==> flow/design.v (excerpt) <==
module uart_rx
  #(parameter CLKS_PER_BIT = 104)
  (
   input        i_Clock,
   input        i_Rst,
   input        i_Rx_Serial,
   output reg [15:0] o_Rx_Byte,
  output reg square_wave,
  output reg pin1,
  output  reg pin2
  );
export LEC_CHECK = 0
export ABC_AREA = 1
export CAP_MARGIN = 20
export CELL_PAD_IN_SITES_DETAIL_PLACEMENT = 0
export CORE_ASPECT_RATIO = 1.65
export CORE_MARGIN = 2
export CORE_UTILIZATION = 71
export CTS_CLUSTER_DIAMETER = 242
export CTS_CLUSTER_SIZE = 78
export GPL_ROUTABILITY_DRIVEN = 0
export GPL_TIMING_DRIVEN = 1
export HOLD_SLACK_MARGIN = -0.08
export MAX_ROUTING_LAYER = met4
export MIN_ROUTING_LAYER = met1
export PLACE_DENSITY_LB_ADDON = 0.24
export SLEW_MARGIN = 20
create_clock -name core_clock -period 62.8 [get_ports {i_Clock}]
run.sh (not shown) runs the stock make flow with config.mk's settings and CLKGATE_MAP_FILE=.
The starting point failed in global routing.
Change:
Settings changed: CELL_PAD_IN_SITES_DETAIL_PLACEMENT 0 to default, CORE_ASPECT_RATIO 1.65 to default, CORE_UTILIZATION 71 to 72, CTS_CLUSTER_DIAMETER 242 to default, CTS_CLUSTER_SIZE 78 to 99, GPL_ROUTABILITY_DRIVEN 0 to default, GPL_TIMING_DRIVEN 1 to default, HOLD_SLACK_MARGIN -0.08 to default, MAX_ROUTING_LAYER met4 to default, MIN_ROUTING_LAYER met1 to default, PLACE_DENSITY_LB_ADDON 0.24 to default.
Clock period 62.8 ns to 100.0 ns, I/O delays scaled along.
Outcome: Now the flow went through all stages and came out clean; die size falls by 1.5%; area after synthesis is unchanged; synthesized cell count is unchanged.
Change:
Settings changed: ABC_AREA 1 to default, CORE_ASPECT_RATIO from default to 1.85, CORE_UTILIZATION 72 to 54, CTS_CLUSTER_SIZE 99 to default.
Result:
- The changed run completed with no timing, DRC or antenna violations
- wire length increases by 35%
- global-route usage decreases by 1.3 points
- first-iteration DRC count decreases by 33%
Change:
Settings changed: CORE_ASPECT_RATIO 1.85 to default, CORE_UTILIZATION 54 to 40.
Final cell count increases by a few percent.
Setup slack gains 0.81 ns.
Die area came out higher by a quarter to a third.
Via count falls by a few percent.
Core utilization goes down by 15 points.
Global-route usage shrinks by 13 points.
Hold slack gets worse by 0.0031 ns.
Non-clock buffer count goes down by 7.
Critical path depth drops by 1.
Synthesized cell count stays the same.


uart_rx again, from the RTL that the note above started with.
clock: 93.5 ns
lec_check: 0
abc_area: 1
cap_margin: 5
cell_pad_in_sites_detail_placement: 1
cell_pad_in_sites_global_placement: 3
core_aspect_ratio: 0.94
core_margin: 3
core_utilization: 25
cts_cluster_diameter: 277
cts_cluster_size: 59
gpl_routability_driven: 0
gpl_timing_driven: 1
max_routing_layer: met4
min_routing_layer: met2
place_density_lb_addon: 0.17
setup_slack_margin: 5.0
slew_margin: 20
Change:
Settings changed: CAP_MARGIN 5 to 20, CELL_PAD_IN_SITES_DETAIL_PLACEMENT 1 to not set, CELL_PAD_IN_SITES_GLOBAL_PLACEMENT 3 to not set, CORE_ASPECT_RATIO 0.94 to not set, CORE_MARGIN 3 to 2, CORE_UTILIZATION 25 to 72, CTS_CLUSTER_DIAMETER 277 to not set, CTS_CLUSTER_SIZE 59 to not set, GPL_ROUTABILITY_DRIVEN 0 to not set, GPL_TIMING_DRIVEN 1 to not set, MIN_ROUTING_LAYER met2 to not set, PLACE_DENSITY_LB_ADDON 0.17 to 0.2, SETUP_SLACK_MARGIN 5.0 to not set.
Clock period 93.5 ns to 74.9 ns, I/O delays scaled along.
After rerunning:
- The new run ran to the end with no violations
- setup slack is worse by 9.0 ns
- clock-buffer cell count fell by 2
- core utilization rose by 51 points
- wire length fell by about 27%
- final area fell by 2.0%
- worst hold slack is better by 0.015 ns
- synthesized area stays the same
- final cell count fell by 15%
Change:
Settings changed: HOLD_SLACK_MARGIN set to -0.09.
Clock period 74.9 ns to 60.4 ns, I/O delays scaled along.
Effect:
- This time the run died in global routing with GRT-0232
- area after synthesis stays the same
- synthesized cell count does not change
- die size is unchanged
Change:
Settings changed: ABC_AREA 1 to not set, CORE_UTILIZATION 72 to 70, HOLD_SLACK_MARGIN -0.09 to not set, MAX_ROUTING_LAYER met4 to not set, PLACE_DENSITY_LB_ADDON 0.2 to not set.
Clock period 60.4 ns to 93.8 ns, I/O delays scaled along.
=>
- This time the run completed without violations
- synthesized cell count drops by 12%
- area after synthesis rose by 3.2%
- die size increases by 6.0%
